[flow/config.mk]
export PLATFORM = sky130hd
export DESIGN_NAME = float_adder
export DESIGN_NICKNAME = float_adder
export VERILOG_FILES = /design/flow/design.v
export SDC_FILE = /design/flow/constraint.sdc
export NUM_CORES = 4
export LEC_CHECK = 0
export CAP_MARGIN = 20
export CORE_MARGIN = 2
export CORE_UTILIZATION = 68
export CTS_CLUSTER_DIAMETER = 39
export CTS_CLUSTER_SIZE = 19
export SLEW_MARGIN = 20
[flow/constraint.sdc]
create_clock -name core_clock -period 2.35 [get_ports {clk}]
set_input_delay 0.4700 -clock core_clock [delete_from_list [all_inputs] [get_ports {clk}]]
set_output_delay 0.4700 -clock core_clock [all_outputs]
set_load 0.01 [all_outputs]
[flow/design.v]
module float_adder(
    input   clk,
    input   rst,
    input   [31:0]  x,
    input   [31:0]  y,
    output  reg [31:0]  z,
    output  reg [1:0]   overflow  
);
    reg [24:0] m_x, m_y, m_z;
    reg [27:0] m_x_ext, m_y_ext, m_z_ext;
    reg [7:0] e_x, e_y, e_z;
    reg [2:0] s_x, s_y, s_z;
    reg [2:0] state_now;
    parameter S_start = 3'b000;
    parameter S_align = 3'b001;
    parameter S_add = 3'b010;
    parameter S_normal = 3'b011;
    parameter S_overflow = 3'b100;
    parameter S_zerocheck = 3'b101;
    parameter S_IDLE = 3'b110;
    wire [5:0] shift_bit;
    FHB32 fhb32_x(
        .x({4'b0, m_z_ext}),
        .high_bit(shift_bit)
    );
    always @(posedge clk or negedge rst) begin
        if (!rst) begin
            state_now <= S_start;
        end
        else begin
            case(state_now)
                S_start: begin
                    if ((x[30:23] == 8'd255 && x[22:0] != 0) || (y[30:23] == 8'd255 && y[22:0] != 0))
                        state_now <= S_overflow;
                    else if ((x[30:23] == 8'd255 && x[22:0] == 0) || (y[30:23] == 8'd255 && y[22:0] == 0))
                        state_now <= S_overflow;
                    else
                        state_now <= S_zerocheck;
                end
                S_zerocheck: begin
                    if ((m_x[22:0] == 0 && e_x == 8'b0) || (m_y[22:0] == 0 && e_y == 8'b0))
                        state_now <= S_overflow;
                    else
                        state_now <= S_align;
                end
                S_align: state_now <= S_add;
                S_add: begin
                    if (s_x != s_y && m_x_ext == m_y_ext)
                        state_now <= S_overflow;
                    else
                        state_now <= S_normal;
                end
                S_normal: state_now <= S_overflow;
                default: state_now <= S_IDLE;
            endcase
        end
    end
    always @(posedge clk) begin
        case(state_now)
            S_start: begin
                e_x <= x[30:23];
                e_y <= y[30:23];
                m_x <= {2'b01, x[22:0]};  
                m_y <= {2'b01, y[22:0]};
                s_x <= {2'b0, x[31]};
                s_y <= {2'b0, y[31]};
                if ((x[30:23] == 8'd255 && x[22:0] != 0) || (y[30:23] == 8'd255 && y[22:0] != 0)) begin
                    overflow <= 2'b11;
                    s_z <= 3'd1;
                    e_z <= 8'd255;
                    m_z <= 25'h7fffff;
                end
                else if ((x[30:23] == 8'd255 && x[22:0] == 0) || (y[30:23] == 8'd255 && y[22:0] == 0)) begin
                    overflow <= 2'b11;
                    s_z <= {2'b0, x[31]};
                    e_z <= 8'd255;
                    if ((x[30:23] == 8'd255 && x[22:0] == 0) && (y[30:23] == 8'd255 && y[22:0] == 0) && x[31] != y[31]) begin
                        m_z <= 25'h7fffff;
                    end else begin
                        m_z <= 25'b0;
                    end
                end
                else begin
                    overflow <= 2'b00;
                end
            end
            S_zerocheck: begin
                if (m_x[22:0] == 0 && e_x == 8'b0) begin
                    s_z <= s_y;
                    e_z <= e_y;
                    m_z <= m_y;
                end
                else if (m_y[22:0] == 0 && e_y == 8'b0) begin
                    s_z <= s_x;
                    e_z <= e_x;
                    m_z <= m_x;
                end
            end
            S_align: begin
                if (e_x == e_y) begin
                    e_z <= e_x;
                    m_x_ext <= {m_x[23:0], 3'b0};
                    m_y_ext <= {m_y[23:0], 3'b0};
                end else if (e_x < e_y) begin
                    e_z <= e_y;
                    m_x_ext <= {m_x >> (e_y - e_x), 3'b0};
                    m_y_ext <= {m_y[23:0], 3'b0};
                end else begin
                    e_z <= e_x;
                    m_x_ext <= {m_x[23:0], 3'b0};
                    m_y_ext <= {m_y >> (e_x - e_y), 3'b0};
                end
            end
            S_add: begin
                if (s_x == s_y) begin
                    m_z_ext <= m_x_ext + m_y_ext;
                    s_z <= s_x;
                end else begin
                    if (m_x_ext < m_y_ext) begin
                        m_z_ext <= m_y_ext - m_x_ext;
                        s_z <= s_y;
                    end else if (m_x_ext > m_y_ext) begin
                        m_z_ext <= m_x_ext - m_y_ext;
                        s_z <= s_x;
                    end else begin
                        m_z <= 25'd0;
                        e_z <= 8'd0;
                        s_z <= 3'd0;
                    end
                end
            end
            S_normal: begin
                if (m_z_ext[27] == 1'b1) begin
                    if (e_z == 8'd254) begin
                        s_z <= s_x;
                        e_z <= 8'd255;
                        m_z <= 0;
                        overflow <= 2'b01;
                    end else begin
                        m_z <= {1'b0, m_z_ext[26:4]};
                        e_z <= e_z + 8'b1;
                    end
                end else begin
                    if (m_z_ext[26] == 1'b0 && e_z >= 1) begin
                        m_z <= (m_z_ext << (6'd26 - shift_bit)) >> 3;
                        e_z <= e_z + shift_bit - 6'd26;
                    end
                    else begin
                        m_z <= m_z_ext[27:3];
                    end
                end
            end
            S_overflow: begin
                z <= {s_z[0], e_z[7:0], m_z[22:0]};
            end
            default: ;
        endcase
    end
endmodule
module FHB32(
    input [31:0] x,
    output reg [5:0] high_bit
);
    integer i;
    always @(*) begin
        high_bit = 0;
        for (i = 0; i < 32; i = i + 1)
            if (x[i] == 1'b1) high_bit = i[5:0];
    end
endmodule
[flow/run.sh]
#!/bin/bash
# the make line also repeats each setting of config.mk as NAME=value (left out here)
make -C /OpenROAD-flow-scripts/flow DESIGN_CONFIG=/design/flow/config.mk WORK_HOME=/design/flow/orfs CLKGATE_MAP_FILE= finish
==> results.toml, run 1 <==
# physical design summary
[status]
status = "aborted with a tool error"
lastStage = "clock tree synthesis"
error = "[ERROR DPL-0038] Utilization greater than 100%, impossible to legalize"

[place]
dpl.hpwl_um = 60900
io_buffers = 99
gp_congestion = 1.196

[logic_synthesis]
seq_area_frac_synth_pct = 36.18
ys_dominant_reg_cell = "edfxtp_1"
synth_area_leader_cell = "edfxtp_1"
synthDistinctLibCells = 92
adder_share_pct = 8.449
synth_cells = 1904
ys.flops = 209
top_cell_area_share_pct = 35.30
yosysWarnings = 2
yosys_area_um2 = 17270
ys_sh_simple_pct = 16.09
yosys-stat-cells = 1904
edf_count = 203
avgSynthCellArea_um2 = 9.069
topCellsByArea = "edfxtp_1 (35%), ha_1 (7.8%), a21oi_1 (5.0%)"
yosysMostFrequentCell = "edfxtp_1"
async_flop_share_pct = 2.871
xor_area_share_pct = 2.623
aoi_share_pct = 22.63
syn_area_um2 = 17270
top_cells_by_count = "edfxtp_1 (203), nor2_1 (179), a21oi_1 (173), nand2_1 (167), inv_1 (125)"
topCombFamilyByArea = "AND-OR/OR-AND gates"
mux_share_pct = 8.362
syn-num-nets = 2083

[floorplanning]
ios = 100
die_area_um2 = 26680
dieWidth_um = 163.4
floorplan.core_util_pct = 68.97
rows = 58
coreArea_um2 = 25040
die_y_um = 163.4
==> per-stage QoR <==
stage                     setup WS, ns  utilization [%]  instances  setup TNS [ns]  area, um^2
after floorplan                 -1.119                -       1904         -101.64       18330
after detailed placement        -1.378            94.35       2822         -137.43       23620
after global placement          -1.050            94.35       2822         -113.36       23620
==> run 2, diff against run 1 <==
ABC_AREA = 1   (was unset)
CORE_UTILIZATION = 69   (was 68)
CTS_CLUSTER_DIAMETER = 269   (was 39)
CTS_CLUSTER_SIZE = 98   (was 19)
PLACE_DENSITY = 0.36   (was unset)
clock period = 3.15 ns   (was 2.35 ns; I/O delays follow)
==> results.toml, run 2 <==
# physical design summary
[logic_synthesis]
topCellsByArea = "edfxtp_1 (37%), nand2_1 (9.6%), ha_1 (8.1%)"
edf_count = 203
top_cell_area_share_pct = 36.75
topCombFamilyByArea = "simple AND/OR/NAND/NOR gates"
yosysMostFrequentCell = "nand2_1"
seq_area_frac_synth_pct = 37.66
async_flop_share_pct = 2.871
ys_dominant_reg_cell = "edfxtp_1"
synth_area_leader_cell = "edfxtp_1"
syn_area_um2 = 16590
yosys-stat-cells = 2144
synth_cells = 2144
synthDistinctLibCells = 66
top_cells_by_count = "nand2_1 (425), inv_1 (241), nand3_1 (214), o21ai_0 (210), edfxtp_1 (203)"
xor_area_share_pct = 2.225
yosys_area_um2 = 16590
adder_share_pct = 8.795
ys_sh_simple_pct = 22.65
syn-num-nets = 2323
avgSynthCellArea_um2 = 7.737
mux_share_pct = 0.5431
aoi_share_pct = 19.31
ys.flops = 209
yosysWarnings = 2

[status]
status = "aborted with a tool error"
lastStage = "global routing"
error = "[ERROR DPL-0038] Utilization greater than 100%, impossible to legalize"

[place]
dp_worst_setup_slack_ns = -0.5862
io_buffers = 99
dpl.hpwl_um = 45240
gp_congestion = 1.184

[floorplanning]
coreArea_um2 = 23540
floorplan.core_util_pct = 70.46
rows = 56
ios = 100
die_area_um2 = 25300
dieWidth_um = 159.1
die_y_um = 159.1

[cts]
holdBufCountCts = 0
cts_sinks = 209
numCtsBuffers = 6
htree_levels = 1
cts_buffer_depth = 3
clockRootBuffer = "clkbuf_16"
==> run 2: stage by stage <==
stage	std cells	hold WS, ns	area, um^2	power, mW	TNS [ns]
after floorplan	2144	0.3344	16710	7.369	-14.00
after global placement	2729	0.4028	19760	9.636	-46.02
after detailed placement	2729	0.4054	19760	9.848	-58.95
after CTS	2848	0.2439	22070	12.23	-29.16
==> run 2: repair_timing <==
item,CTS
gates resized,369
endpoints found under the hold margin,0
pin swaps,162
gates cloned,7
setup endpoints to repair,154
buffers inserted,114
==> run 3, diff against run 2 <==
ABC_AREA = unset   (was 1)
CAP_MARGIN = 15   (was 20)
CORE_UTILIZATION = 66   (was 69)
CTS_CLUSTER_DIAMETER = unset   (was 269)
CTS_CLUSTER_SIZE = unset   (was 98)
HOLD_SLACK_MARGIN = -0.09   (was unset)
PLACE_DENSITY = unset   (was 0.36)
clock period = 3.2 ns   (was 3.15 ns; I/O delays follow)
==> results.toml, run 3 <==
# yosys + openroad results
[status]
status = "complete, but fails checks"
failed_checks = "negative setup slack"

[power]
clock_net_power_mw = 2.57
power.share.switching_pct = 40.52
powerSeq_mw = 3.63
clockPowerShare_pct = 18.1
power_density_nw_per_um2 = 623.3
power.internal_mw = 8.450
power_frac_seq_pct = 25.5
pg_comb_mw = 8.02
vdd_ir_drop_max_mv = 0.6553
p_sw_mw = 5.758
top_power_group = "combinational logic"
p_leak_nw = 9.184
combPwrFrac_pct = 56.4

[critical_path]
crit_fanout = 6
r2r_end = "m_z[6]$_DFFE_PP_"
endpoint_kind = "flop"
ff2ff_setup_slack_ns = -0.41
cp.depth = 14
path_delay_family = "AND-OR/OR-AND gates"
reg2regPathDepth = 14
rr_startpoint = "m_z_ext[4]$_DFFE_PP_"
crit_end = "m_z[6]$_DFFE_PP_"
crit_start = "m_z_ext[4]$_DFFE_PP_"
critPathKind = "flop to flop"
critPathArrivalTime_ns = 3.99
critical_path_buf_inv_count = 3
slowest_stage = "mux4_2"
cp.required_ns = 3.58
cp_slowest_stage_delay_ns = 0.58
startpoint_type = "flop"
cp_cell_sequence = "nand2b_4 -> a221oi_4 -> nor4_4 -> o211a_1 -> nor2_4 -> buf_12 -> ha_4 -> buf_12 -> xor2_4 -> mux2i_1 -> mux4_2 -> buf_4 -> o31a_1 -> o21ai_1"
crit_top_cell = "buf_12"

[min_path]
min_path_type = "primary input to async pin"

[logic_synthesis]
syn_area_um2 = 17270
syn-num-nets = 2083
top_cell_area_share_pct = 35.30
async_flop_share_pct = 2.871
seq_area_frac_synth_pct = 36.18
aoi_share_pct = 22.63
yosysMostFrequentCell = "edfxtp_1"
synthDistinctLibCells = 92
topCellsByArea = "edfxtp_1 (35%), ha_1 (7.8%), a21oi_1 (5.0%)"
synth_area_leader_cell = "edfxtp_1"
top_cells_by_count = "edfxtp_1 (203), nor2_1 (179), a21oi_1 (173), nand2_1 (167), inv_1 (125)"
xor_area_share_pct = 2.623
ys_sh_simple_pct = 16.09
yosysWarnings = 2
ys.flops = 209
edf_count = 203
yosys_area_um2 = 17270
ys_dominant_reg_cell = "edfxtp_1"
topCombFamilyByArea = "AND-OR/OR-AND gates"
adder_share_pct = 8.449
avgSynthCellArea_um2 = 9.069
synth_cells = 1904
yosys-stat-cells = 1904
mux_share_pct = 8.362

[route]
wl_per_cell_um = 26.18
drt_iter0_drc = 3876
firstDrtPassIters = 9
totalWireLength_um = 67550
antennaDiodeCount = 0
drc = 0
ant_nets = 0
avgViaCountPerCell = 7.208
via_count = 18600

[sta]
maxSlewHeadroom_pct = 30.06
timing.final.crit_period_ns = 3.610
fin_skew_ns = 0.02000
finalCritPeriodShare_pct = 112.8
max_slew.worst_pin.slew_ns = 1.049
slew_violations = 0
rsz0062_at_grt = "true"
setup_ws_ns = -0.4100
setup-tns-final_ns = -7.244
final-hold-violation-count = 0
setup_violations = 47
fmax_ghz = 0.2770

[layout]
syn_to_final_growth_pct = 32.00
fin_nets = 2407
stdcell_area_um2 = 22790
fin_util_pct = 88.22

[floorplanning]
floorplan.core_util_pct = 66.83
coreArea_um2 = 25840
die_area_um2 = 27470
die_y_um = 165.8
dieWidth_um = 165.8
ios = 100
rows = 59

[place]
dpl.hpwl_um = 46620
post_dp_cell_area_um2 = 20490
io_buffers = 99
gp_congestion = 1.097

[cts]
htree_levels = 1
cts_tree = "built"
cts_sinks = 209
cts_buffer_depth = 3
clkTransAtPathRegs_ns = 0.07
numCtsBuffers = 23
clock_latency_ns = 0.53
clockRootBuffer = "clkbuf_16"
holdBufCountCts = 0

[global_routing]
grt_pass1_vias = 17070
antenna_found_initial = 0
grt_start_max_net_pins = 66
overflow = 0
grt_use_total_pct = 43.83
grt_pass1_wl_um = 95070

[job]
tool_warnings = 92
drv_cap = 0
run 3: routing by layer:
| layer | track usage [%] | wire length, um | up-vias |
|---|---|---|---|
| li1 | - | - | 7781 |
| met1 | 53.75 | 22400 | 8434 |
| met2 | 70.74 | 29980 | 1841 |
| met3 | 10.06 | 8824 | 540 |
| met4 | 26.92 | 6343 | 0 |
| met5 | 0 | 0 | - |
run 3: stage by stage:
step / total power [mW] / hold WS (ns) / cells / worst slack (ns)
after floorplan: 7.700 / 0.3444 / 1904 / -0.2691
after global placement: 9.810 / 0.4003 / 2476 / -0.2082
after detailed placement: 9.952 / 0.4045 / 2476 / -0.4235
after CTS: 13.05 / 0.4088 / 2540 / -0.3304
after global routing: 14.59 / 0.4165 / 2580 / -0.5172
final: 14.21 / 0.4168 / 2580 / -0.4100
run 3: what timing repair did:
| action | in CTS | in global routing |
|---|---|---|
| pin swaps | 36 | 71 |
| resized | 89 | 158 |
| setup endpoints to repair | 121 | 135 |
| cloned | 3 | 1 |
| buffers inserted | 23 | 47 |
run 3: cell type report:
type,count,area (um^2)
clock buffer,31,615.6
tap,335,419.2
clock inverter,11,100.1
fill,1219,3044
inverter,125,479.2
multi-input combinational,1446,11180
sequential,209,6248
timing repair buffer,423,3752
==> run 4, diff against run 3 <==
CAP_MARGIN = 0   (was 15)
CELL_PAD_IN_SITES_GLOBAL_PLACEMENT = 0   (was unset)
CORE_ASPECT_RATIO = 0.73   (was unset)
CORE_UTILIZATION = 70   (was 66)
CTS_CLUSTER_DIAMETER = 343   (was unset)
CTS_CLUSTER_SIZE = 22   (was unset)
GPL_TIMING_DRIVEN = 1   (was unset)
HOLD_SLACK_MARGIN = unset   (was -0.09)
MAX_ROUTING_LAYER = met5   (was unset)
MIN_ROUTING_LAYER = met1   (was unset)
SETUP_SLACK_MARGIN = 0.63   (was unset)
TNS_END_PERCENT = 25   (was unset)
clock period = 2.46 ns   (was 3.2 ns; I/O delays follow)
==> results.toml, run 4 <==
# physical design summary
[logic_synthesis]
xor_area_share_pct = 2.623
syn_area_um2 = 17270
ys.flops = 209
syn-num-nets = 2083
async_flop_share_pct = 2.871
topCellsByArea = "edfxtp_1 (35%), ha_1 (7.8%), a21oi_1 (5.0%)"
yosys_area_um2 = 17270
synth_cells = 1904
edf_count = 203
yosysWarnings = 2
ys_sh_simple_pct = 16.09
yosysMostFrequentCell = "edfxtp_1"
synth_area_leader_cell = "edfxtp_1"
top_cells_by_count = "edfxtp_1 (203), nor2_1 (179), a21oi_1 (173), nand2_1 (167), inv_1 (125)"
mux_share_pct = 8.362
topCombFamilyByArea = "AND-OR/OR-AND gates"
seq_area_frac_synth_pct = 36.18
synthDistinctLibCells = 92
adder_share_pct = 8.449
aoi_share_pct = 22.63
top_cell_area_share_pct = 35.30
ys_dominant_reg_cell = "edfxtp_1"
avgSynthCellArea_um2 = 9.069
yosys-stat-cells = 1904

[floorplanning]
floorplan.core_util_pct = 70.77
die_y_um = 138.2
die_area_um2 = 25960
rows = 49
ios = 100
dieWidth_um = 187.8
coreArea_um2 = 24400

[place]
io_buffers = 99
gp_congestion = 1.233
post_dp_cell_area_um2 = 22890
dpl.hpwl_um = 59750
place_inst = 2795
dp_worst_setup_slack_ns = -1.374

[status]
lastStage = "clock tree synthesis"
error = "[ERROR DPL-0038] Utilization greater than 100%, impossible to legalize"
status = "aborted with a tool error"
==> run 5, diff against run 4 <==
ABC_AREA = 1   (was unset)
CAP_MARGIN = 20   (was 0)
CELL_PAD_IN_SITES_GLOBAL_PLACEMENT = unset   (was 0)
CORE_ASPECT_RATIO = unset   (was 0.73)
CORE_UTILIZATION = 68   (was 70)
CTS_CLUSTER_DIAMETER = 198   (was 343)
CTS_CLUSTER_SIZE = unset   (was 22)
GPL_TIMING_DRIVEN = unset   (was 1)
MAX_ROUTING_LAYER = unset   (was met5)
MIN_ROUTING_LAYER = unset   (was met1)
SETUP_SLACK_MARGIN = unset   (was 0.63)
TNS_END_PERCENT = unset   (was 25)
clock period = 2.89 ns   (was 2.46 ns; I/O delays follow)
==> results.toml, run 5 <==
# physical design summary
[logic_synthesis]
top_cells_by_count = "nand2_1 (425), inv_1 (241), nand3_1 (214), o21ai_0 (210), edfxtp_1 (203)"
yosys_area_um2 = 16590
synth_cells = 2144
top_cell_area_share_pct = 36.75
avgSynthCellArea_um2 = 7.737
topCellsByArea = "edfxtp_1 (37%), nand2_1 (9.6%), ha_1 (8.1%)"
synth_area_leader_cell = "edfxtp_1"
syn_area_um2 = 16590
xor_area_share_pct = 2.225
adder_share_pct = 8.795
seq_area_frac_synth_pct = 37.66
edf_count = 203
topCombFamilyByArea = "simple AND/OR/NAND/NOR gates"
ys_dominant_reg_cell = "edfxtp_1"
ys.flops = 209
ys_sh_simple_pct = 22.65
syn-num-nets = 2323
async_flop_share_pct = 2.871
aoi_share_pct = 19.31
yosysMostFrequentCell = "nand2_1"
synthDistinctLibCells = 66
yosysWarnings = 2
yosys-stat-cells = 2144
mux_share_pct = 0.5431

[status]
lastStage = "clock tree synthesis"
error = "[ERROR DPL-0033] detailed placement checks failed during check placement."
status = "aborted with a tool error"

[floorplanning]
floorplan.core_util_pct = 68.82
die_y_um = 160.2
die_area_um2 = 25660
ios = 100
coreArea_um2 = 24110
dieWidth_um = 160.2
rows = 57

[place]
place_inst = 2806
dpl.hpwl_um = 46070
gp_congestion = 1.190
dp_worst_setup_slack_ns = -0.9042
io_buffers = 99
post_dp_cell_area_um2 = 20450
## run 5: through the flow
stage	total power, mW	util (%)
2_1_floorplan	8.092	-
3_5_place_dp	10.99	84.85
3_3_place_gp	10.75	84.85
==> run 6, diff against run 5 <==
ABC_AREA = unset   (was 1)
CAP_MARGIN = 15   (was 20)
CORE_UTILIZATION = 71   (was 68)
CTS_CLUSTER_DIAMETER = unset   (was 198)
HOLD_SLACK_MARGIN = -0.09   (was unset)
PLACE_DENSITY = 0.78   (was unset)
clock period = 3.67 ns   (was 2.89 ns; I/O delays follow)
==> results.toml, run 6 <==
# yosys + openroad results
[logic_synthesis]
avgSynthCellArea_um2 = 9.069
async_flop_share_pct = 2.871
yosysWarnings = 2
top_cells_by_count = "edfxtp_1 (203), nor2_1 (179), a21oi_1 (173), nand2_1 (167), inv_1 (125)"
mux_share_pct = 8.362
edf_count = 203
synthDistinctLibCells = 92
xor_area_share_pct = 2.623
ys.flops = 209
topCellsByArea = "edfxtp_1 (35%), ha_1 (7.8%), a21oi_1 (5.0%)"
yosys-stat-cells = 1904
top_cell_area_share_pct = 35.30
synth_area_leader_cell = "edfxtp_1"
syn_area_um2 = 17270
ys_sh_simple_pct = 16.09
yosys_area_um2 = 17270
seq_area_frac_synth_pct = 36.18
syn-num-nets = 2083
adder_share_pct = 8.449
ys_dominant_reg_cell = "edfxtp_1"
yosysMostFrequentCell = "edfxtp_1"
topCombFamilyByArea = "AND-OR/OR-AND gates"
aoi_share_pct = 22.63
synth_cells = 1904

[route]
routed-wl-met3_um = 9369
drt-met1-wl_um = 20750
drc = 0
wl_met2_um = 26410
ant_nets = 0
wl_per_cell_um = 25.53
drt_iter0_drc = 3732
via_count = 17610
highest_layer = "met5"
firstDrtPassIters = 10
avgViaCountPerCell = 7.344
totalWireLength_um = 61220
antennaDiodeCount = 0

[critical_path]
critPathKind = "flop to flop"
slowest_stage = "edfxtp_1"
crit_start = "m_z_ext[3]$_DFFE_PP_"
rr_startpoint = "m_z_ext[3]$_DFFE_PP_"
crit_end = "m_z[12]$_DFFE_PP_"
cp.required_ns = 3.95
cp.depth = 13
ff2ff_setup_slack_ns = -0.03
r2r_end = "m_z[12]$_DFFE_PP_"
reg2regPathDepth = 13
path_delay_family = "AND-OR/OR-AND gates"
cp_slowest_stage_delay_ns = 0.38
crit_fanout = 7
cp_cell_sequence = "nor3b_2 -> o31a_1 -> o31ai_1 -> o311ai_1 -> a31o_2 -> ha_2 -> clkinvlp_4 -> mux4_2 -> mux2_2 -> a221oi_1 -> buf_4 -> o31ai_1 -> buf_4"
critical_path_buf_inv_count = 3
startpoint_type = "flop"
critPathArrivalTime_ns = 3.98
endpoint_kind = "flop"

[floorplanning]
dieWidth_um = 160.0
die_y_um = 160.0
floorplan.core_util_pct = 71.63
rows = 57
ios = 100
coreArea_um2 = 24110
die_area_um2 = 25580

[job]
tool_warnings = 90
drv_cap = 0

[cts]
clockRootBuffer = "clkbuf_16"
clkTransAtPathRegs_ns = 0.06
cts_tree = "built"
htree_levels = 1
cts_sinks = 209
holdBufCountCts = 0
numCtsBuffers = 24
clock_latency_ns = 0.55
cts_buffer_depth = 3

[sta]
timing.final.crit_period_ns = 3.704
whs_ns = 0.4187
fin_skew_ns = 0.03197
maxSlewHeadroom_pct = 43.96
slew_violations = 0
setup_violations = 1
rsz0062_at_grt = "true"
max_slew.worst_pin.slew_ns = 0.8406
fmax_ghz = 0.2700
finalCritPeriodShare_pct = 100.9
setup_ws_ns = -0.03439
final-hold-violation-count = 0

[global_routing]
grt_use_total_pct = 46.29
overflow = 0
grt_pass1_wl_um = 92510
grt_pass1_vias = 16360
grt_start_max_net_pins = 66
antenna_found_initial = 2

[power]
clockPowerShare_pct = 23.4
p_sw_mw = 4.423
p_leak_nw = 8.144
clock_net_power_mw = 2.63
power_density_nw_per_um2 = 550.1
power.internal_mw = 6.846
top_power_group = "combinational logic"
vdd_ir_drop_max_mv = 0.4734
powerSeq_mw = 3.23
power_frac_seq_pct = 28.6
power.share.switching_pct = 39.25
combPwrFrac_pct = 48.0
pg_comb_mw = 5.41

[place]
dpl.hpwl_um = 43980
post_dp_cell_area_um2 = 19380
io_buffers = 99
gp_congestion = 1.172

[min_path]
hold_path_end = "z[10]$_DFFE_PP_"
hold_depth = 0
hp-start = "m_z[10]$_DFFE_PP_"
min_path_type = "flop to flop"

[layout]
fin_nets = 2235
stdcell_area_um2 = 20480
fin_util_pct = 84.98
fillCellCount = 1383
syn_to_final_growth_pct = 18.63

[status]
status = "complete, but fails checks"
failed_checks = "negative setup slack"
[run 6: final cells by class]
| cell class | instances | area (um^2) | area share (%) |
|---|---|---|---|
| Multi-Input combinational cell | 1446 | 10300 | 50.27 |
| Sequential cell | 209 | 6250 | 30.51 |
| Timing Repair Buffer | 250 | 2187 | 10.68 |
| Clock buffer | 27 | 611.8 | 2.987 |
| Inverter | 125 | 475.5 | 2.321 |
| Tap cell | 324 | 405.4 | 1.979 |
| Clock inverter | 17 | 256.5 | 1.252 |
[run 6: timing repair]
item                       in CTS  in global routing
setup endpoints to repair      20                 52
pin swaps                       0                 14
buffers inserted                1                  6
gates resized                   5                 40
cloned                          0                  1
[run 6: per-layer routing]
metal | vias up | GRT usage [%]
met5 | - | 0
li1 | 7429 | -
met3 | 414 | 14.42
met1 | 8039 | 58.81
met4 | 4 | 26.45
met2 | 1725 | 70.56
[run 6: per-stage QoR]
step / worst slack (ns) / TNS, ns / cells / power, mW
6_report: -0.03439 / -0.03439 / 2398 / 11.27
5_1_grt: -0.1538 / -0.6169 / 2398 / 11.61
4_1_cts: 0.004555 / 0 / 2391 / 10.82
3_5_place_dp: -0.1070 / -0.1119 / 2346 / 8.172
3_3_place_gp: -0.09231 / -0.09231 / 2346 / 8.049
2_1_floorplan: 0.01906 / 0 / 1904 / 6.438
==> run 7, diff against run 6 <==
ABC_AREA = 1   (was unset)
CAP_MARGIN = 20   (was 15)
CORE_ASPECT_RATIO = 1.43   (was unset)
CORE_UTILIZATION = 72   (was 71)
CTS_CLUSTER_DIAMETER = 102   (was unset)
CTS_CLUSTER_SIZE = 97   (was unset)
HOLD_SLACK_MARGIN = -0.1   (was -0.09)
PLACE_DENSITY = unset   (was 0.78)
PLACE_DENSITY_LB_ADDON = 0.14   (was unset)
SETUP_SLACK_MARGIN = 0.81   (was unset)
SLEW_MARGIN = 15   (was 20)
clock period = 2.74 ns   (was 3.67 ns; I/O delays follow)
==> results.toml, run 7 <==
# physical design summary
[logic_synthesis]
xor_area_share_pct = 2.225
topCellsByArea = "edfxtp_1 (37%), nand2_1 (9.6%), ha_1 (8.1%)"
ys.flops = 209
mux_share_pct = 0.5431
yosysMostFrequentCell = "nand2_1"
top_cells_by_count = "nand2_1 (425), inv_1 (241), nand3_1 (214), o21ai_0 (210), edfxtp_1 (203)"
aoi_share_pct = 19.31
avgSynthCellArea_um2 = 7.737
async_flop_share_pct = 2.871
adder_share_pct = 8.795
yosys-stat-cells = 2144
yosysWarnings = 2
yosys_area_um2 = 16590
synth_cells = 2144
syn-num-nets = 2323
seq_area_frac_synth_pct = 37.66
synthDistinctLibCells = 66
ys_dominant_reg_cell = "edfxtp_1"
edf_count = 203
syn_area_um2 = 16590
topCombFamilyByArea = "simple AND/OR/NAND/NOR gates"
synth_area_leader_cell = "edfxtp_1"
top_cell_area_share_pct = 36.75
ys_sh_simple_pct = 22.65

[place]
post_dp_cell_area_um2 = 21200
gp_congestion = 1.257
dpl.hpwl_um = 56040
io_buffers = 99

[status]
status = "aborted with a tool error"
lastStage = "clock tree synthesis"
error = "[ERROR DPL-0038] Utilization greater than 100%, impossible to legalize"

[floorplanning]
coreArea_um2 = 22710
rows = 66
dieWidth_um = 130.9
ios = 100
floorplan.core_util_pct = 73.05
die_y_um = 185.5
die_area_um2 = 24290
[run 7: per-stage QoR]
step	cells	setup slack [ns]	utilization, %
global placement	2876	-0.8197	93.37
floorplan	2144	-0.7439	-
detailed placement	2876	-1.246	93.37
==> run 8, diff against run 7 <==
ABC_AREA = unset   (was 1)
CELL_PAD_IN_SITES_GLOBAL_PLACEMENT = 1   (was unset)
CORE_ASPECT_RATIO = unset   (was 1.43)
CORE_UTILIZATION = 25   (was 72)
CTS_CLUSTER_DIAMETER = unset   (was 102)
CTS_CLUSTER_SIZE = unset   (was 97)
GPL_ROUTABILITY_DRIVEN = 1   (was unset)
GPL_TIMING_DRIVEN = 1   (was unset)
HOLD_SLACK_MARGIN = unset   (was -0.1)
PLACE_DENSITY_LB_ADDON = 0.03   (was 0.14)
SETUP_SLACK_MARGIN = unset   (was 0.81)
SLEW_MARGIN = 20   (was 15)
TNS_END_PERCENT = 50   (was unset)
clock period = 5.92 ns   (was 2.74 ns; I/O delays follow)
==> results.toml, run 8 <==
# yosys + openroad results
[sta]
final-hold-violation-count = 0
timing.final.crit_period_ns = 4.452
finalCritPeriodShare_pct = 75.20
whs_ns = 0.4232
setup_ws_ns = 1.468
setup_violations = 0
fmax_ghz = 0.2246
rsz0062_at_grt = "false"
max_slew.worst_pin.slew_ns = 1.023
slew_violations = 0
fin_skew_ns = 0.01937
setup-tns-final_ns = 0
maxSlewHeadroom_pct = 31.71

[place]
dpl.hpwl_um = 59330
dp_worst_setup_slack_ns = 1.250
io_buffers = 99
gp_congestion = 0.9106
post_dp_cell_area_um2 = 19260

[logic_synthesis]
synth_cells = 1904
yosys_area_um2 = 17270
top_cell_area_share_pct = 35.30
aoi_share_pct = 22.63
avgSynthCellArea_um2 = 9.069
ys_sh_simple_pct = 16.09
syn-num-nets = 2083
seq_area_frac_synth_pct = 36.18
topCellsByArea = "edfxtp_1 (35%), ha_1 (7.8%), a21oi_1 (5.0%)"
adder_share_pct = 8.449
mux_share_pct = 8.362
topCombFamilyByArea = "AND-OR/OR-AND gates"
async_flop_share_pct = 2.871
ys_dominant_reg_cell = "edfxtp_1"
synth_area_leader_cell = "edfxtp_1"
xor_area_share_pct = 2.623
synthDistinctLibCells = 92
yosys-stat-cells = 1904
top_cells_by_count = "edfxtp_1 (203), nor2_1 (179), a21oi_1 (173), nand2_1 (167), inv_1 (125)"
syn_area_um2 = 17270
yosysWarnings = 2
yosysMostFrequentCell = "edfxtp_1"
edf_count = 203
ys.flops = 209

[route]
firstDrtPassIters = 5
ant_nets = 0
antennaDiodeCount = 0
drc = 0
totalWireLength_um = 76210
drt_iter0_drc = 1105
avgViaCountPerCell = 5.376
via_count = 15330
wl_per_cell_um = 26.73

[cts]
cts_sinks = 209
numCtsBuffers = 27
holdBufCountCts = 0
clockRootBuffer = "clkbuf_16"
cts_buffer_depth = 3
clock_latency_ns = 0.58
postCtsResizedCells = 0
htree_levels = 1
clkTransAtPathRegs_ns = 0.06
cts_tree = "built"
cts_setup_buffers = 0

[critical_path]
critical_path_buf_inv_count = 1
ff2ff_setup_slack_ns = 1.47
cp_slowest_stage_delay_ns = 0.68
cp_cell_sequence = "inv_1 -> a221oi_1 -> nor4_2 -> o211a_1 -> nor2_4 -> ha_1 -> nand2b_1 -> o2bb2ai_1 -> nor3b_1 -> a21boi_0 -> a211o_1 -> nand2_1 -> a311oi_1 -> o21ai_0"
crit_start = "m_z_ext[7]$_DFFE_PP_"
reg2regPathDepth = 14
path_delay_family = "AND-OR/OR-AND gates"
rr_startpoint = "m_z_ext[7]$_DFFE_PP_"
crit_end = "m_z[4]$_DFFE_PP_"
endpoint_kind = "flop"
critPathArrivalTime_ns = 4.72
slowest_stage = "edfxtp_1"
r2r_end = "m_z[4]$_DFFE_PP_"
cp.required_ns = 6.19
cp.depth = 14
crit_fanout = 11
startpoint_type = "flop"
critPathKind = "flop to flop"

[floorplanning]
die_area_um2 = 71190
die_y_um = 266.8
floorplan.core_util_pct = 25.22
ios = 100
rows = 96
dieWidth_um = 266.8
coreArea_um2 = 68470

[power]
top_power_group = "combinational logic"
power_density_nw_per_um2 = 331.4
clock_net_power_mw = 1.65
power.internal_mw = 3.919
power_mw = 6.674
power_frac_seq_pct = 31.7
pg_comb_mw = 2.91
combPwrFrac_pct = 43.6
p_leak_nw = 7.586
power.share.switching_pct = 41.28
p_sw_mw = 2.755
vdd_ir_drop_max_mv = 0.2091
clockPowerShare_pct = 24.7
powerSeq_mw = 2.12

[status]
status = "finished clean"

[job]
tool_warnings = 87
drv_cap = 0

[min_path]
hold_depth = 0
min_path_type = "flop to flop"
hold_path_end = "z[1]$_DFFE_PP_"
hp-start = "m_z[1]$_DFFE_PP_"

[layout]
fin_nets = 2129
stdcell_area_um2 = 20140
syn_to_final_growth_pct = 16.63

[global_routing]
grt_start_max_net_pins = 63
overflow = 0
grt_use_total_pct = 21.20
grt_pass1_wl_um = 110900
antenna_found_initial = 1
grt_pass1_vias = 15060
## run 8: final cells by class
class                           count  area (um^2)
Sequential cell                   209         6248
Clock buffer                       31        690.7
Timing Repair Buffer              142         1314
Inverter                          125        469.2
Clock inverter                     17        180.2
Fill cell                        7235        48330
Tap cell                          882         1104
Multi-Input combinational cell   1445        10130
## run 8: metal layers
metal  GRT usage [%]  routed length [um]  up-vias  share of wire (%)
met5               0                   0        -                  0
met4           6.483                2497        0                3.3
met3           1.864                3249       83                4.3
met2           33.73               34440      452                 45
met1           30.34               36030     7585                 47
li1                -                   -     7207                  -
## run 8: per-stage QoR
step                      util [%]  std cells
after global placement       28.13       2803
after detailed placement     28.13       2803
after CTS                    29.40       2851
after floorplan                  -       1904
final                        29.42       2851
after global routing         29.42       2851
==> run 9, diff against run 8 <==
CAP_MARGIN = 0   (was 20)
CELL_PAD_IN_SITES_GLOBAL_PLACEMENT = 0   (was 1)
CORE_ASPECT_RATIO = 0.73   (was unset)
CORE_UTILIZATION = 72   (was 25)
CTS_CLUSTER_DIAMETER = 364   (was unset)
CTS_CLUSTER_SIZE = 22   (was unset)
GPL_ROUTABILITY_DRIVEN = unset   (was 1)
MAX_ROUTING_LAYER = met5   (was unset)
MIN_ROUTING_LAYER = met1   (was unset)
PLACE_DENSITY_LB_ADDON = 0.01   (was 0.03)
SETUP_SLACK_MARGIN = 0.34   (was unset)
TNS_END_PERCENT = 25   (was 50)
clock period = 2.46 ns   (was 5.92 ns; I/O delays follow)
==> results.toml, run 9 <==
# physical design summary
[logic_synthesis]
edf_count = 203
xor_area_share_pct = 2.623
yosysWarnings = 2
topCombFamilyByArea = "AND-OR/OR-AND gates"
seq_area_frac_synth_pct = 36.18
async_flop_share_pct = 2.871
synthDistinctLibCells = 92
adder_share_pct = 8.449
synth_cells = 1904
yosysMostFrequentCell = "edfxtp_1"
yosys_area_um2 = 17270
yosys-stat-cells = 1904
avgSynthCellArea_um2 = 9.069
topCellsByArea = "edfxtp_1 (35%), ha_1 (7.8%), a21oi_1 (5.0%)"
ys_dominant_reg_cell = "edfxtp_1"
syn_area_um2 = 17270
mux_share_pct = 8.362
aoi_share_pct = 22.63
synth_area_leader_cell = "edfxtp_1"
ys.flops = 209
syn-num-nets = 2083
top_cell_area_share_pct = 35.30
top_cells_by_count = "edfxtp_1 (203), nor2_1 (179), a21oi_1 (173), nand2_1 (167), inv_1 (125)"
ys_sh_simple_pct = 16.09

[floorplanning]
rows = 48
coreArea_um2 = 23600
die_y_um = 136.3
ios = 100
floorplan.core_util_pct = 73.16
die_area_um2 = 25250
dieWidth_um = 185.3

[place]
gp_congestion = 1.287
dpl.hpwl_um = 64250
place_inst = 2777
io_buffers = 99

[status]
error = "[ERROR DPL-0038] Utilization greater than 100%, impossible to legalize"
status = "aborted with a tool error"
lastStage = "clock tree synthesis"
## run 9: metrics by stage
stage / hold WS [ns] / setup slack (ns) / area (um^2)
after floorplan: 0.1964 / -1.009 / 17540
after detailed placement: 0.4054 / -1.452 / 22760
after global placement: 0.4007 / -1.065 / 22760
==> run 10, diff against run 9 <==
CAP_MARGIN = 20   (was 0)
CELL_PAD_IN_SITES_GLOBAL_PLACEMENT = unset   (was 0)
CORE_ASPECT_RATIO = unset   (was 0.73)
CORE_UTILIZATION = 68   (was 72)
CTS_CLUSTER_DIAMETER = unset   (was 364)
CTS_CLUSTER_SIZE = unset   (was 22)
GPL_TIMING_DRIVEN = unset   (was 1)
MAX_ROUTING_LAYER = unset   (was met5)
MIN_ROUTING_LAYER = unset   (was met1)
PLACE_DENSITY = 0.37   (was unset)
PLACE_DENSITY_LB_ADDON = unset   (was 0.01)
SETUP_SLACK_MARGIN = 0.48   (was 0.34)
TNS_END_PERCENT = unset   (was 25)
clock period = 3.78 ns   (was 2.46 ns; I/O delays follow)
==> results.toml, run 10 <==
# yosys + openroad results
[status]
status = "complete, but fails checks"
failed_checks = "negative setup slack"

[layout]
fin_util_pct = 89.00
syn_to_final_growth_pct = 29.04
stdcell_area_um2 = 22280
fin_nets = 2313

[logic_synthesis]
seq_area_frac_synth_pct = 36.18
ys_sh_simple_pct = 16.09
xor_area_share_pct = 2.623
mux_share_pct = 8.362
syn_area_um2 = 17270
yosys_area_um2 = 17270
ys.flops = 209
avgSynthCellArea_um2 = 9.069
topCellsByArea = "edfxtp_1 (35%), ha_1 (7.8%), a21oi_1 (5.0%)"
async_flop_share_pct = 2.871
adder_share_pct = 8.449
edf_count = 203
yosysWarnings = 2
yosysMostFrequentCell = "edfxtp_1"
top_cell_area_share_pct = 35.30
topCombFamilyByArea = "AND-OR/OR-AND gates"
yosys-stat-cells = 1904
syn-num-nets = 2083
synth_cells = 1904
ys_dominant_reg_cell = "edfxtp_1"
synth_area_leader_cell = "edfxtp_1"
synthDistinctLibCells = 92
top_cells_by_count = "edfxtp_1 (203), nor2_1 (179), a21oi_1 (173), nand2_1 (167), inv_1 (125)"
aoi_share_pct = 22.63

[job]
tool_warnings = 92
drv_cap = 0

[power]
powerSeq_mw = 3.16
p_sw_mw = 5.366
clockPowerShare_pct = 18.2
power.share.switching_pct = 43.27
power_mw = 12.40
power.internal_mw = 7.035
top_power_group = "combinational logic"
vdd_ir_drop_max_mv = 0.5214
power_frac_seq_pct = 25.5
p_leak_nw = 8.783
pg_comb_mw = 6.98
power_density_nw_per_um2 = 556.5
combPwrFrac_pct = 56.3
clock_net_power_mw = 2.26

[critical_path]
ff2ff_setup_slack_ns = -0.35
path_delay_family = "AND-OR/OR-AND gates"
cp_slowest_stage_delay_ns = 0.61
cp.depth = 10
critPathArrivalTime_ns = 4.38
rr_startpoint = "m_z_ext[22]$_DFFE_PP_"
critical_path_buf_inv_count = 2
crit_end = "m_z[9]$_DFFE_PP_"
crit_start = "m_z_ext[22]$_DFFE_PP_"
critPathKind = "flop to flop"
cp.required_ns = 4.04
endpoint_kind = "flop"
startpoint_type = "flop"
crit_fanout = 8
cp_cell_sequence = "inv_1 -> a21oi_1 -> o21ai_1 -> nand2b_1 -> nor2_4 -> buf_4 -> mux4_2 -> mux2_4 -> a221oi_4 -> o211ai_1"
reg2regPathDepth = 10
slowest_stage = "mux4_2"
r2r_end = "m_z[9]$_DFFE_PP_"

[place]
dpl.hpwl_um = 44440
post_dp_cell_area_um2 = 19260
gp_congestion = 1.135
io_buffers = 99

[sta]
finalCritPeriodShare_pct = 109.2
final-hold-violation-count = 0
slew_violations = 0
fmax_ghz = 0.2423
rsz0062_at_grt = "true"
setup_ws_ns = -0.3468
setup_violations = 16
maxSlewHeadroom_pct = 35.67
max_slew.worst_pin.slew_ns = 0.9561
setup-tns-final_ns = -2.354
timing.final.crit_period_ns = 4.127
fin_skew_ns = 0.01217

[cts]
numCtsBuffers = 23
htree_levels = 1
cts_sinks = 209
cts_tree = "built"
cts_buffer_depth = 3
clock_latency_ns = 0.54
clkTransAtPathRegs_ns = 0.07
clockRootBuffer = "clkbuf_16"

[route]
totalWireLength_um = 74760
wl_per_cell_um = 30.13
drt_iter0_drc = 4745
drc = 0
ant_nets = 0
avgViaCountPerCell = 7.876
antennaDiodeCount = 0
via_count = 19540
firstDrtPassIters = 22

[floorplanning]
floorplan.core_util_pct = 68.97
ios = 100
die_area_um2 = 26680
coreArea_um2 = 25040
die_y_um = 163.4
dieWidth_um = 163.4
rows = 58

[global_routing]
grt_start_max_net_pins = 66
overflow = 0
grt_use_total_pct = 45.42
antenna_found_initial = 4
grt_pass1_vias = 16260
grt_pass1_wl_um = 92790

[min_path]
min_path_type = "flop to flop"
hp-start = "m_z[11]$_DFFE_PP_"
hold_path_end = "z[11]$_DFFE_PP_"
hold_depth = 0
==> run 10: cell type report <==
type | count | area, um^2
Clock buffer | 28 | 594.3
Clock inverter | 14 | 147.6
Fill cell | 1108 | 2754
Inverter | 125 | 483.0
Multi-Input combinational cell | 1447 | 11330
Sequential cell | 209 | 6250
Tap cell | 330 | 412.9
Timing Repair Buffer | 328 | 3062
==> run 10: what timing repair did <==
| action | CTS | global route |
|---|---|---|
| gates cloned | 1 | 8 |
| pin swaps | 32 | 78 |
| setup endpoints to repair | 142 | 150 |
| gates resized | 87 | 179 |
| endpoints found under the hold margin | 0 | 0 |
| buffers inserted | 33 | 74 |
| hold buffers | 0 | 0 |
==> run 10: stage by stage <==
stage | hold WS [ns] | setup WS (ns) | cells
2_1_floorplan | 0.4003 | 0.3109 | 1904
3_5_place_dp | 0.4045 | 0.04616 | 2322
5_1_grt | 0.4406 | -0.2109 | 2481
6_report | 0.4241 | -0.3468 | 2481
4_1_cts | 0.4195 | 0.2189 | 2398
3_3_place_gp | 0.4031 | 0.1678 | 2322
==> run 10: per-layer routing <==
metal  global-route usage [%]  wire [um]  vias to the layer above
met5                        0        151                        -
met4                    22.45       8387                        8
met3                    11.93      12570                      878
met2                    70.69      30520                     2313
met1                    59.02      23130                     8761
li1                         -          -                     7580
==> run 11, diff against run 10 <==
CELL_PAD_IN_SITES_GLOBAL_PLACEMENT = 0   (was unset)
CORE_UTILIZATION = 70   (was 68)
CTS_CLUSTER_SIZE = 20   (was unset)
GPL_TIMING_DRIVEN = 1   (was unset)
MAX_ROUTING_LAYER = met5   (was unset)
MIN_ROUTING_LAYER = met1   (was unset)
PLACE_DENSITY = 0.64   (was 0.37)
SETUP_SLACK_MARGIN = -0.03   (was 0.48)
TNS_END_PERCENT = 25   (was unset)
clock period = 3.26 ns   (was 3.78 ns; I/O delays follow)
==> results.toml, run 11 <==
# yosys + openroad results
[status]
status = "complete, but fails checks"
failed_checks = "negative setup slack"

[floorplanning]
coreArea_um2 = 24250
rows = 57
floorplan.core_util_pct = 71.21
die_area_um2 = 25940
ios = 100
dieWidth_um = 161.1
die_y_um = 161.1

[logic_synthesis]
synth_cells = 1904
aoi_share_pct = 22.63
seq_area_frac_synth_pct = 36.18
top_cells_by_count = "edfxtp_1 (203), nor2_1 (179), a21oi_1 (173), nand2_1 (167), inv_1 (125)"
top_cell_area_share_pct = 35.30
synth_area_leader_cell = "edfxtp_1"
yosysWarnings = 2
avgSynthCellArea_um2 = 9.069
ys.flops = 209
yosys-stat-cells = 1904
adder_share_pct = 8.449
xor_area_share_pct = 2.623
synthDistinctLibCells = 92
edf_count = 203
ys_sh_simple_pct = 16.09
syn_area_um2 = 17270
async_flop_share_pct = 2.871
ys_dominant_reg_cell = "edfxtp_1"
syn-num-nets = 2083
topCombFamilyByArea = "AND-OR/OR-AND gates"
topCellsByArea = "edfxtp_1 (35%), ha_1 (7.8%), a21oi_1 (5.0%)"
yosys_area_um2 = 17270
yosysMostFrequentCell = "edfxtp_1"
mux_share_pct = 8.362

[cts]
cts_sinks = 209
clock_latency_ns = 0.54
numCtsBuffers = 23
cts_tree = "built"
clkTransAtPathRegs_ns = 0.07
holdBufCountCts = 0
clockRootBuffer = "clkbuf_16"
htree_levels = 1
cts_buffer_depth = 3

[route]
drc = 0
antennaDiodeCount = 0
drt_iter0_drc = 4863
totalWireLength_um = 71190
wl_per_cell_um = 28.57
avgViaCountPerCell = 7.600
firstDrtPassIters = 22
ant_nets = 0
via_count = 18940

[critical_path]
startpoint_type = "flop"
cp_cell_sequence = "nor3b_2 -> o31a_1 -> o31ai_2 -> o311ai_1 -> a31o_2 -> buf_6 -> buf_6 -> ha_4 -> buf_12 -> xor2_4 -> buf_6 -> buf_4 -> mux2_4 -> a221oi_2 -> o21ai_1"
critPathArrivalTime_ns = 4.61
path_delay_family = "AND-OR/OR-AND gates"
cp_slowest_stage_delay_ns = 0.72
cp.required_ns = 3.52
crit_start = "m_z_ext[3]$_DFFE_PP_"
crit_top_cell = "buf_6"
crit_fanout = 6
reg2regPathDepth = 15
crit_end = "m_z[20]$_DFFE_PP_"
slowest_stage = "a221oi_2"
r2r_end = "m_z[20]$_DFFE_PP_"
endpoint_kind = "flop"
cp.depth = 15
rr_startpoint = "m_z_ext[3]$_DFFE_PP_"
critPathKind = "flop to flop"
critical_path_buf_inv_count = 5
ff2ff_setup_slack_ns = -1.09

[place]
dp_worst_setup_slack_ns = -0.2756
dpl.hpwl_um = 44360
gp_congestion = 1.280
io_buffers = 99

[layout]
syn_to_final_growth_pct = 25.80
fin_util_pct = 89.59
fin_nets = 2330

[job]
tool_warnings = 92
drv_cap = 0

[power]
top_power_group = "combinational logic"
vdd_ir_drop_max_mv = 0.7091
power.share.switching_pct = 43.52
power.internal_mw = 7.922
power_mw = 14.02
clock_net_power_mw = 2.69
p_leak_nw = 8.743
powerSeq_mw = 3.58
p_sw_mw = 6.103
combPwrFrac_pct = 55.3
power_density_nw_per_um2 = 645.6
power_frac_seq_pct = 25.5
clockPowerShare_pct = 19.2
pg_comb_mw = 7.76

[sta]
timing.final.crit_period_ns = 4.351
fin_skew_ns = 0.01373
max_slew.worst_pin.slew_ns = 1.365
setup_ws_ns = -1.091
slew_violations = 0
fmax_ghz = 0.2298
rsz0062_at_grt = "true"
whs_ns = 0.4257
finalCritPeriodShare_pct = 133.5
maxSlewHeadroom_pct = 8.279
setup_violations = 49
final-hold-violation-count = 0

[min_path]
min_path_type = "primary input to async pin"

[global_routing]
grt_use_total_pct = 46.57
antenna_found_initial = 4
grt_start_max_net_pins = 66
grt_pass1_vias = 17090
overflow = 0
grt_pass1_wl_um = 94300
## run 11: metrics by stage
step	TNS, ns	area (um^2)	std cells
after detailed placement	-7.536	20020	2425
after global routing	-25.24	21720	2492
after floorplan	-3.325	17430	1904
after CTS	-1.861	20970	2473
final	-17.09	21720	2492
after global placement	-4.757	20020	2425
## run 11: what timing repair did
item	CTS	global route
gates cloned	0	3
setup endpoints to repair	76	147
pin swaps	13	40
resized	32	124
setup buffers	6	16
## run 11: cell type report
cell class	instances	area [um^2]
Clock buffer	25	583.1
Clock inverter	17	173.9
Fill cell	1078	2525
Inverter	125	471.7
Multi-Input combinational cell	1446	10800
Sequential cell	209	6248
Tap cell	324	405.4
Timing Repair Buffer	346	3044
## run 11: routing by layer
metal,part of all wire (%),routed length [um],up-vias,track usage [%]
met5,0.30,213,-,0
met3,16,11640,778,11.89
met4,11,7952,10,27.35
met2,41,29030,2078,73.94
li1,-,-,7615,-
met1,31,22340,8458,57.99
==> run 12, diff against run 11 <==
CAP_MARGIN = 0   (was 20)
CORE_UTILIZATION = 72   (was 70)
CTS_CLUSTER_DIAMETER = 141   (was unset)
CTS_CLUSTER_SIZE = 44   (was 20)
PLACE_DENSITY = unset   (was 0.64)
PLACE_DENSITY_LB_ADDON = 0.21   (was unset)
SETUP_SLACK_MARGIN = 1.0   (was -0.03)
clock period = 3.71 ns   (was 3.26 ns; I/O delays follow)
==> results.toml, run 12 <==
# physical design summary
[logic_synthesis]
topCellsByArea = "edfxtp_1 (35%), ha_1 (7.8%), a21oi_1 (5.0%)"
yosysMostFrequentCell = "edfxtp_1"
syn-num-nets = 2083
aoi_share_pct = 22.63
xor_area_share_pct = 2.623
top_cell_area_share_pct = 35.30
seq_area_frac_synth_pct = 36.18
topCombFamilyByArea = "AND-OR/OR-AND gates"
top_cells_by_count = "edfxtp_1 (203), nor2_1 (179), a21oi_1 (173), nand2_1 (167), inv_1 (125)"
syn_area_um2 = 17270
edf_count = 203
synthDistinctLibCells = 92
synth_cells = 1904
yosysWarnings = 2
yosys_area_um2 = 17270
ys.flops = 209
mux_share_pct = 8.362
adder_share_pct = 8.449
ys_dominant_reg_cell = "edfxtp_1"
ys_sh_simple_pct = 16.09
avgSynthCellArea_um2 = 9.069
yosys-stat-cells = 1904
async_flop_share_pct = 2.871
synth_area_leader_cell = "edfxtp_1"

[place]
post_dp_cell_area_um2 = 19160
io_buffers = 99
dpl.hpwl_um = 44260
place_inst = 2302
gp_congestion = 1.162
dp_worst_setup_slack_ns = -0.01634

[floorplanning]
die_area_um2 = 25240
dieWidth_um = 158.9
ios = 100
die_y_um = 158.9
rows = 56
coreArea_um2 = 23540
floorplan.core_util_pct = 73.35

[status]
error = "[ERROR DPL-0038] Utilization greater than 100%, impossible to legalize"
status = "aborted with a tool error"
lastStage = "global routing"

[cts]
cts_buffer_depth = 3
htree_levels = 1
numCtsBuffers = 8
clockRootBuffer = "clkbuf_16"
holdBufCountCts = 0
cts_sinks = 209
==> run 12: what timing repair did <==
| action | in CTS |
|---|---|
| pin swaps | 68 |
| setup buffers | 110 |
| gates cloned | 8 |
| endpoints found under the hold margin | 0 |
| endpoints found under the setup margin | 160 |
| gates resized | 196 |
==> run 12: through the flow <==
stage / hold slack (ns) / utilization (%)
CTS: 0.4384 / 89.95
detailed placement: 0.4045 / 81.40
global placement: 0.4019 / 81.40
floorplan: 0.4003 / -
==> run 13, diff against run 12 <==
CAP_MARGIN = 20   (was 0)
CELL_PAD_IN_SITES_GLOBAL_PLACEMENT = unset   (was 0)
CORE_UTILIZATION = 66   (was 72)
CTS_CLUSTER_DIAMETER = unset   (was 141)
CTS_CLUSTER_SIZE = unset   (was 44)
GPL_TIMING_DRIVEN = unset   (was 1)
MAX_ROUTING_LAYER = unset   (was met5)
MIN_ROUTING_LAYER = unset   (was met1)
PLACE_DENSITY_LB_ADDON = unset   (was 0.21)
SETUP_SLACK_MARGIN = unset   (was 1.0)
TNS_END_PERCENT = unset   (was 25)
clock period = 3.37 ns   (was 3.71 ns; I/O delays follow)
==> results.toml, run 13 <==
# yosys + openroad results
[status]
status = "complete, but fails checks"
failed_checks = "negative setup slack"

[floorplanning]
ios = 100
die_area_um2 = 27470
die_y_um = 165.8
rows = 59
coreArea_um2 = 25840
dieWidth_um = 165.8
floorplan.core_util_pct = 66.83

[job]
drv_cap = 0
tool_warnings = 93

[logic_synthesis]
aoi_share_pct = 22.63
top_cell_area_share_pct = 35.30
yosysWarnings = 2
avgSynthCellArea_um2 = 9.069
xor_area_share_pct = 2.623
yosys_area_um2 = 17270
edf_count = 203
yosysMostFrequentCell = "edfxtp_1"
topCombFamilyByArea = "AND-OR/OR-AND gates"
ys.flops = 209
async_flop_share_pct = 2.871
syn-num-nets = 2083
synth_area_leader_cell = "edfxtp_1"
mux_share_pct = 8.362
syn_area_um2 = 17270
adder_share_pct = 8.449
top_cells_by_count = "edfxtp_1 (203), nor2_1 (179), a21oi_1 (173), nand2_1 (167), inv_1 (125)"
ys_sh_simple_pct = 16.09
synthDistinctLibCells = 92
yosys-stat-cells = 1904
ys_dominant_reg_cell = "edfxtp_1"
seq_area_frac_synth_pct = 36.18
synth_cells = 1904
topCellsByArea = "edfxtp_1 (35%), ha_1 (7.8%), a21oi_1 (5.0%)"

[critical_path]
endpoint_kind = "flop"
critical_path_buf_inv_count = 2
r2r_end = "m_z[4]$_DFFE_PP_"
rr_startpoint = "m_z_ext[7]$_DFFE_PP_"
startpoint_type = "flop"
crit_end = "m_z[4]$_DFFE_PP_"
cp.depth = 15
cp.required_ns = 3.63
reg2regPathDepth = 15
ff2ff_setup_slack_ns = -0.37
critPathArrivalTime_ns = 4.00
cp_cell_sequence = "buf_6 -> inv_1 -> a221oi_4 -> nor4_4 -> o211a_1 -> nor2_4 -> ha_4 -> nand2b_1 -> o2bb2ai_1 -> nor3b_2 -> a21boi_2 -> a211o_1 -> nand2_2 -> a311oi_2 -> o21ai_1"
slowest_stage = "a221oi_4"
cp_slowest_stage_delay_ns = 0.44
crit_start = "m_z_ext[7]$_DFFE_PP_"
critPathKind = "flop to flop"
path_delay_family = "AND-OR/OR-AND gates"
crit_fanout = 5

[min_path]
hold_depth = 0
min_path_type = "flop to flop"
hold_path_end = "z[1]$_DFFE_PP_"
hp-start = "m_z[1]$_DFFE_PP_"

[power]
p_leak_nw = 8.639
combPwrFrac_pct = 53.2
power_density_nw_per_um2 = 593.1
top_power_group = "combinational logic"
power_mw = 12.79
clockPowerShare_pct = 19.8
powerSeq_mw = 3.45
power_frac_seq_pct = 27.0
clock_net_power_mw = 2.54
p_sw_mw = 5.200
power.internal_mw = 7.591
power.share.switching_pct = 40.65
pg_comb_mw = 6.80
vdd_ir_drop_max_mv = 0.8072

[sta]
fin_skew_ns = 0.02620
max_slew.worst_pin.slew_ns = 1.111
finalCritPeriodShare_pct = 111.0
setup_violations = 28
timing.final.crit_period_ns = 3.742
rsz0062_at_grt = "true"
fmax_ghz = 0.2672
setup_ws_ns = -0.3721
maxSlewHeadroom_pct = 25.86
whs_ns = 0.4190
slew_violations = 0
final-hold-violation-count = 0

[route]
via_count = 17780
drt_iter0_drc = 3436
ant_nets = 0
firstDrtPassIters = 8
antennaDiodeCount = 0
wl_per_cell_um = 25.75
drc = 0
totalWireLength_um = 64070
avgViaCountPerCell = 7.145

[cts]
cts_sinks = 209
clkTransAtPathRegs_ns = 0.06
holdBufCountCts = 0
cts_tree = "built"
clockRootBuffer = "clkbuf_16"
clock_latency_ns = 0.55
htree_levels = 1
numCtsBuffers = 24
cts_buffer_depth = 3

[global_routing]
grt_pass1_vias = 16550
grt_start_max_net_pins = 66
grt_use_total_pct = 43.11
antenna_found_initial = 0
overflow = 0
grt_pass1_wl_um = 93320

[layout]
fin_nets = 2315
syn_to_final_growth_pct = 24.91

[place]
dpl.hpwl_um = 45460
gp_congestion = 1.116
io_buffers = 99
run 13: metrics by stage:
stage	area [um^2]	TNS (ns)	utilization, %	worst slack (ns)	instances
6_report	21570	-4.102	83.48	-0.3721	2488
5_1_grt	21570	-7.578	83.48	-0.4482	2488
4_1_cts	20850	-0.3758	80.68	-0.2118	2460
3_5_place_dp	19910	-2.196	77.07	-0.2275	2410
3_3_place_gp	19910	-0.1106	77.07	-0.06901	2410
2_1_floorplan	17450	-0.2964	-	-0.09908	1904
run 13: layer usage:
layer | vias up | global-route usage (%) | share of wire [%]
met3 | 408 | 9.199 | 13
met4 | 0 | 25.78 | 8.2
met5 | - | 0 | 0
met1 | 8240 | 55.27 | 35
met2 | 1538 | 67.71 | 44
li1 | 7590 | - | -
run 13: layout make-up:
cell class | count | area, um^2
Fill cell | 1511 | 4268
Multi-Input combinational cell | 1445 | 10750
Clock buffer | 29 | 619.3
Clock inverter | 14 | 138.9
Tap cell | 335 | 419.2
Timing Repair Buffer | 331 | 2924
Sequential cell | 209 | 6248
Inverter | 125 | 474.2
run 13: timing repair:
item	CTS	global route
pin swaps	15	47
cloned	0	2
resized	32	100
buffers inserted	7	31
endpoints found under the hold margin	0	0
setup endpoints to repair	24	128
==> run 14, diff against run 13 <==
CELL_PAD_IN_SITES_GLOBAL_PLACEMENT = 0   (was unset)
CORE_UTILIZATION = 70   (was 66)
CTS_CLUSTER_SIZE = 32   (was unset)
GPL_TIMING_DRIVEN = 1   (was unset)
MAX_ROUTING_LAYER = met5   (was unset)
MIN_ROUTING_LAYER = met1   (was unset)
PLACE_DENSITY_LB_ADDON = 0.25   (was unset)
SETUP_SLACK_MARGIN = 1.11   (was unset)
TNS_END_PERCENT = 25   (was unset)
clock period = 3.74 ns   (was 3.37 ns; I/O delays follow)
==> results.toml, run 14 <==
# physical design summary
[logic_synthesis]
xor_area_share_pct = 2.623
synth_cells = 1904
synth_area_leader_cell = "edfxtp_1"
yosysMostFrequentCell = "edfxtp_1"
top_cells_by_count = "edfxtp_1 (203), nor2_1 (179), a21oi_1 (173), nand2_1 (167), inv_1 (125)"
ys_dominant_reg_cell = "edfxtp_1"
syn-num-nets = 2083
yosys_area_um2 = 17270
topCellsByArea = "edfxtp_1 (35%), ha_1 (7.8%), a21oi_1 (5.0%)"
seq_area_frac_synth_pct = 36.18
top_cell_area_share_pct = 35.30
syn_area_um2 = 17270
yosys-stat-cells = 1904
yosysWarnings = 2
ys_sh_simple_pct = 16.09
adder_share_pct = 8.449
ys.flops = 209
synthDistinctLibCells = 92
edf_count = 203
topCombFamilyByArea = "AND-OR/OR-AND gates"
avgSynthCellArea_um2 = 9.069
mux_share_pct = 8.362
aoi_share_pct = 22.63
async_flop_share_pct = 2.871

[cts]
cts_buffer_depth = 3
numCtsBuffers = 23
clockRootBuffer = "clkbuf_16"
holdBufCountCts = 0
cts_sinks = 209
htree_levels = 1

[floorplanning]
coreArea_um2 = 24250
ios = 100
die_y_um = 161.1
die_area_um2 = 25940
dieWidth_um = 161.1
rows = 57
floorplan.core_util_pct = 71.21

[global_routing]
grt_use_total_pct = 100.6
overflow = 2151

[place]
dpl.hpwl_um = 44610
post_dp_cell_area_um2 = 19280
gp_congestion = 1.176
io_buffers = 99

[status]
status = "aborted with a tool error"
error = "[ERROR GRT-0232] Routing congestion too high. Check the congestion heatmap in the GUI."
lastStage = "global routing"
-- run 14: stage by stage --
stage          power [mW]  worst slack (ns)  std cells
3_3_place_gp        7.843            0.2377       2319
2_1_floorplan       6.483            0.2709       1904
4_1_cts             10.67            0.2007       2434
3_5_place_dp        7.954            0.1411       2320
-- run 14: per-layer routing --
metal / overflow / GRT usage [%]
met5: 8 / 55.11
met4: 508 / 114.3
met3: 34 / 78.02
met2: 1569 / 128.7
met1: 32 / 89.34
-- run 14: what timing repair did --
action                                  CTS
endpoints found under the setup margin  160
pin swaps                                44
gates cloned                              7
buffers inserted                         68
gates resized                           123
==> run 15, diff against run 14 <==
CELL_PAD_IN_SITES_GLOBAL_PLACEMENT = unset   (was 0)
CORE_UTILIZATION = 40   (was 70)
CTS_CLUSTER_SIZE = unset   (was 32)
GPL_TIMING_DRIVEN = unset   (was 1)
MAX_ROUTING_LAYER = unset   (was met5)
MIN_ROUTING_LAYER = unset   (was met1)
PLACE_DENSITY_LB_ADDON = unset   (was 0.25)
SETUP_SLACK_MARGIN = unset   (was 1.11)
TNS_END_PERCENT = unset   (was 25)
clock period = 6.31 ns   (was 3.74 ns; I/O delays follow)
==> results.toml, run 15 <==
# yosys + openroad results
[min_path]
hp-start = "m_z[1]$_DFFE_PP_"
hold_depth = 0
min_path_type = "flop to flop"
hold_path_end = "z[1]$_DFFE_PP_"

[critical_path]
endpoint_kind = "flop"
startpoint_type = "flop"
ff2ff_setup_slack_ns = 1.65
critical_path_buf_inv_count = 2
cp_cell_sequence = "nand2b_1 -> a221oi_1 -> nor4_2 -> o211a_1 -> nor2_4 -> buf_4 -> ha_1 -> inv_1 -> mux4_2 -> mux2_2 -> a211o_1 -> a2111o_1"
path_delay_family = "AND-OR/OR-AND gates"
critPathKind = "flop to flop"
critPathArrivalTime_ns = 4.99
crit_fanout = 26
cp_slowest_stage_delay_ns = 0.61
cp.required_ns = 6.63
crit_end = "m_z[17]$_DFFE_PP_"
r2r_end = "m_z[17]$_DFFE_PP_"
slowest_stage = "inv_1"
reg2regPathDepth = 12
cp.depth = 12
crit_start = "m_z_ext[4]$_DFFE_PP_"
rr_startpoint = "m_z_ext[4]$_DFFE_PP_"

[global_routing]
overflow = 0
antenna_found_initial = 1
grt_use_total_pct = 27.58
grt_pass1_wl_um = 93360
grt_start_max_net_pins = 67
grt_pass1_vias = 14790

[route]
wl_per_cell_um = 24.46
antennaDiodeCount = 0
totalWireLength_um = 62180
via_count = 15490
ant_nets = 0
avgViaCountPerCell = 6.092
drc = 0
drt_iter0_drc = 1818
firstDrtPassIters = 6

[place]
dp_worst_setup_slack_ns = 1.681
io_buffers = 99
place_inst = 2496
gp_congestion = 0.9945
post_dp_cell_area_um2 = 18780
dpl.hpwl_um = 48100

[status]
status = "finished clean"

[floorplanning]
die_area_um2 = 44850
floorplan.core_util_pct = 40.26
die_y_um = 211.8
rows = 76
dieWidth_um = 211.8
coreArea_um2 = 42890
ios = 100

[power]
top_power_group = "combinational logic"
power_mw = 6.209
clock_net_power_mw = 1.61
vdd_ir_drop_max_mv = 0.1963
combPwrFrac_pct = 42.9
power.share.switching_pct = 39.82
powerSeq_mw = 1.93
power.internal_mw = 3.736
p_leak_nw = 7.549
pg_comb_mw = 2.66
clockPowerShare_pct = 25.9
power_density_nw_per_um2 = 315.3
power_frac_seq_pct = 31.2
p_sw_mw = 2.472

[cts]
cts_sinks = 209
cts_tree = "built"
cts_buffer_depth = 3
cts_setup_buffers = 0
postCtsResizedCells = 0
holdBufCountCts = 0
numCtsBuffers = 25
clockRootBuffer = "clkbuf_16"
htree_levels = 1
clock_latency_ns = 0.57
clkTransAtPathRegs_ns = 0.06

[logic_synthesis]
yosys_area_um2 = 17270
yosys-stat-cells = 1904
yosysWarnings = 2
synth_area_leader_cell = "edfxtp_1"
synth_cells = 1904
yosysMostFrequentCell = "edfxtp_1"
edf_count = 203
mux_share_pct = 8.362
seq_area_frac_synth_pct = 36.18
ys.flops = 209
ys_dominant_reg_cell = "edfxtp_1"
aoi_share_pct = 22.63
topCellsByArea = "edfxtp_1 (35%), ha_1 (7.8%), a21oi_1 (5.0%)"
ys_sh_simple_pct = 16.09
syn_area_um2 = 17270
topCombFamilyByArea = "AND-OR/OR-AND gates"
adder_share_pct = 8.449
top_cells_by_count = "edfxtp_1 (203), nor2_1 (179), a21oi_1 (173), nand2_1 (167), inv_1 (125)"
synthDistinctLibCells = 92
async_flop_share_pct = 2.871
xor_area_share_pct = 2.623
syn-num-nets = 2083
avgSynthCellArea_um2 = 9.069
top_cell_area_share_pct = 35.30

[layout]
stdcell_area_um2 = 19690
syn_to_final_growth_pct = 14.02
final-instance-count-excl-fill = 2542
fin_util_pct = 45.91
fin_nets = 2117

[sta]
rsz0062_at_grt = "false"
whs_ns = 0.4197
setup_ws_ns = 1.646
maxSlewHeadroom_pct = 30.90
setup_violations = 0
slew_violations = 0
finalCritPeriodShare_pct = 73.91
max_slew.worst_pin.slew_ns = 1.033
fmax_ghz = 0.2144
final-hold-violation-count = 0
timing.final.crit_period_ns = 4.664
setup-tns-final_ns = 0
fin_skew_ns = 0.03011

[job]
tool_warnings = 87
drv_cap = 0
## run 15: layer usage
layer | GRT usage [%] | part of all wire, % | wire length, um
met2 | 44.66 | 46 | 28730
met3 | 3.991 | 7.2 | 4453
met5 | 0 | 0 | 0
met4 | 10.78 | 4.3 | 2666
met1 | 37.25 | 42 | 26330
## run 15: cell type report
class,instances,area [um^2]
inverters,125,469.2
well taps,585,732.0
multi-input cells,1445,10090
clock buffers,28,636.9
clock inverters,18,272.8
fillers,4117,23200
flip-flops and latches,209,6248
repair buffers,132,1236
Power is estimated from default activity; no workload was simulated.
